P:
Design Remoto, start of the top module:
module Remoto(clk,rst,entrada,comando,su,sd,suB,sdB,saida_1,saida1_1,saida2_1,soma_result_1,sinal_A,sinal_B);
make LEC_CHECK=0 CAP_MARGIN=5 CELL_PAD_IN_SITES_DETAIL_PLACEMENT=2 CORE_ASPECT_RATIO=0.59 CORE_MARGIN=2 CORE_UTILIZATION=31 GPL_ROUTABILITY_DRIVEN=0 GPL_TIMING_DRIVEN=0 HOLD_SLACK_MARGIN=0.26 MIN_ROUTING_LAYER=met1 PLACE_DENSITY_LB_ADDON=0.05 SETUP_SLACK_MARGIN=-0.8 SLEW_MARGIN=5 TNS_END_PERCENT=20 finish   # period 12.7 ns
run.sh (not shown) runs the stock make flow with config.mk's settings and CLKGATE_MAP_FILE=.
diff inputs: P => Q
Settings: GPL_TIMING_DRIVEN no longer set, was 0; TNS_END_PERCENT no longer set, was 20; CORE_UTILIZATION now 72, was 31; SLEW_MARGIN now 20, was 5; SETUP_SLACK_MARGIN no longer set, was -0.8; PLACE_DENSITY_LB_ADDON no longer set, was 0.05; GPL_ROUTABILITY_DRIVEN no longer set, was 0; CORE_ASPECT_RATIO no longer set, was 0.59; CAP_MARGIN now 20, was 5; PLACE_DENSITY now 0.39, previously not set; MIN_ROUTING_LAYER no longer set, was met1; CELL_PAD_IN_SITES_DETAIL_PLACEMENT no longer set, was 2; HOLD_SLACK_MARGIN no longer set, was 0.26; the clock period (ns, I/O delays scaled along) now 11.7, was 12.7.
[summary]
Between P and Q, worst relative slew slack is higher for Q, P comes in under that. Number of nets in the layout: P and Q compared, higher one is P. Summary of the comparison: average routed wire per standard cell is lower in Q, relative to P. Going from P to Q, core utilization grows by 44 points. Q vs P — via density per instance rose about 16%. Sort P and Q by routed wire length, ascending, and Q comes first. When Q is set beside P, its sequential share of layout area turns out to be 0.96 points larger. Sort P and Q by clock buffer count asc -> top: Q. Data required time of the critical path ends up lower on Q.
Relative to Q, the following input files were edited for R:
Settings: clearing PLACE_DENSITY, which used to be 0.39; swapping 72 for 40 in CORE_UTILIZATION; swapping 11.7 for 14.0 in the clock period (ns, I/O delays scaled along).
Notes after the runs:
R was carried through to the last stage, and its layout satisfied the timing, design-rule and antenna checks. Compared with Q, via count in R decreased by a few percent. Looking at worst setup margin across both flows, R is the stronger of the two, with Q trailing. On leakage power figure, Q tracks R almost exactly. Cmp R and Q / die extent in x / higher: R. Diff Q -> R | area growth from synthesis to layout | increase of 2.1 points. The wire length the detailed router placed on met1 of R is higher than that of Q. Between R and Q, it is R whose sequential share of cell area is lower, by 0.39 points. R vs Q on count of clock-buffer cells in the layout: R is the lower one.
[inputs] S vs R
Settings: CTS_CLUSTER_SIZE now 21, previously not set; PLACE_DENSITY_LB_ADDON now 0.29, previously not set; CELL_PAD_IN_SITES_DETAIL_PLACEMENT now 0, previously not set; GPL_TIMING_DRIVEN now 0, previously not set; CORE_ASPECT_RATIO now 1.58, previously not set; ABC_AREA now 1, previously not set; CTS_CLUSTER_DIAMETER now 120, previously not set; SLEW_MARGIN now 35, was 20.
- Compared with R, in S summed area of non-filler cells in the final layout moved up; clock-pin slew reported for the worst setup and hold paths after clock tree synthesis level.
- Compared to R, S has worst hold margin 0.019 ns higher.
- Changes observed in S relative to R: final worst slack rose 1.60 ns; area reported by Yosys stat higher.
- For R, the capturing instance or port of the critical path was saida1_1[5], unlike S, where it was saida1_1[2].

Setup of build 13:
Remoto again, from the RTL that the note above started with.
Design Remoto, start of the top module:
module Remoto(clk,rst,entrada,comando,su,sd,suB,sdB,saida_1,saida1_1,saida2_1,soma_result_1,sinal_A,sinal_B);
Settings: LEC_CHECK=0, CAP_MARGIN=5, CELL_PAD_IN_SITES_DETAIL_PLACEMENT=2, CORE_ASPECT_RATIO=0.59, CORE_MARGIN=2, CORE_UTILIZATION=31, GPL_TIMING_DRIVEN=0, MIN_ROUTING_LAYER=met1, PLACE_DENSITY_LB_ADDON=0.05, SLEW_MARGIN=5, TNS_END_PERCENT=20; clock period 12.7 ns.
For build 72, these inputs were changed with respect to build 13:
Settings: CAP_MARGIN: 5 -> 20; TNS_END_PERCENT: 20 -> unset; CORE_UTILIZATION: 31 -> 59; CORE_ASPECT_RATIO: 0.59 -> unset; MIN_ROUTING_LAYER: met1 -> unset; SLEW_MARGIN: 5 -> 20; GPL_TIMING_DRIVEN: 0 -> unset; CELL_PAD_IN_SITES_DETAIL_PLACEMENT: 2 -> unset; PLACE_DENSITY_LB_ADDON: 0.05 -> unset; the clock period (ns, I/O delays scaled along): 12.7 -> 6.18.
### Flow results
What the final checks of build 72 revealed, after a flow that finished every stage, was a layout that fails on setup timing.
In build 72, the fraction of met3 tracks used by global routing came out 1.0 points above the value in build 13.
Build 72 ended up with saida1_1[6] as its capture point of the worst path; build 13 ended up with saida1_1[5].
Compared with build 13, build 72 shows a combinational fraction of design power that is 0.4 points lower.
Per the comparison of build 72 with build 13, tap cell count has decreased, required time of the worst setup path has decreased, met2 usage in global routing now larger.
As far as post-synthesis area per instance goes, build 72 and build 13 are indistinguishable; the numbers are identical.
Looking at relative slew slack across both flows, build 72 is the stronger of the two, with build 13 trailing.
Going from build 13 to build 72, total power went up, proportion of total power due to net switching went up.
Build 72 — insertion delay to the later sink of the worst-skew pair 0.02 ns lower, build 13 as reference
Re clock network fraction of design power: build 72 and build 13 aren't equal, and the higher value belongs to build 13.
The following lists how build 87 was set up differently from build 72:
Settings: CORE_UTILIZATION: 59 -> 70; CTS_CLUSTER_SIZE: unset -> 47; the clock period (ns, I/O delays scaled along): 6.18 -> 6.02.
### Flow results
The runs compared here, build 87 and build 72, all ended either early or with open violations. [build 87] flow finished | final checks: failed | reasons: setup timing. Build 72: all stages done; final checks FAILED (setup timing). Total wire length, build 87 and build 72: larger value in build 87. Build 87 vs build 72, total power went up by about 6%. Between build 87 and build 72, logic depth of the worst path, buffers included is higher for build 72, build 87 comes in under that. Summary: with build 72 as the reference, final-layout fill cell count in build 87 moved down by more than half. Taking build 87 over build 72, the die span in y ratio works out to 0.920. Compared with build 72, build 87 shows hold slack higher by 0.0048 ns.
[inputs] build 6 vs build 87
Settings: changing CORE_UTILIZATION from 70 to 71; removing CTS_CLUSTER_SIZE (formerly 47); changing the clock period (ns, I/O delays scaled along) from 6.02 to 11.0.
Notes after the runs:
Finished layout cell area ended up 2900 um^2 lower on build 6 than on build 87.
Build 6 vs build 87: total length of routed met2 wires down
Build 87 vs build 6, critical path launch point: soma_result_1[3]$_SDFF_PP0_ vs soma_result_1[4]$_SDFF_PP0_
Density: build 6 sparser than build 87
Build 6: full flow OK, the timing, design-rule and antenna checks passed
Per the comparison of build 6 with build 87, iteration count of the initial detailed-routing pass has decreased; setup slack of the critical path after layout has increased; sequential share of cell area has increased; register-to-register slack has increased.
The following lists how build 1 was set up differently from build 6:
Settings: MAX_ROUTING_LAYER now met4, previously not set; CORE_UTILIZATION now 72, was 71; the clock period (ns, I/O delays scaled along) now 6.47, was 11.0.
### Flow results
Build 1: complete, dirty (setup timing)
Taking build 1 over build 6, the number of filler cells placed in the layout ratio works out to 0.62.
Compared with build 6, in build 1 final cycle utilization of the critical path +9.7 points; wire length +about 37%.
Against build 6, build 1 reports a number of signal-net buffers in the layout that is higher.
No activity file was given, so power comes from the tool's default toggle rates.
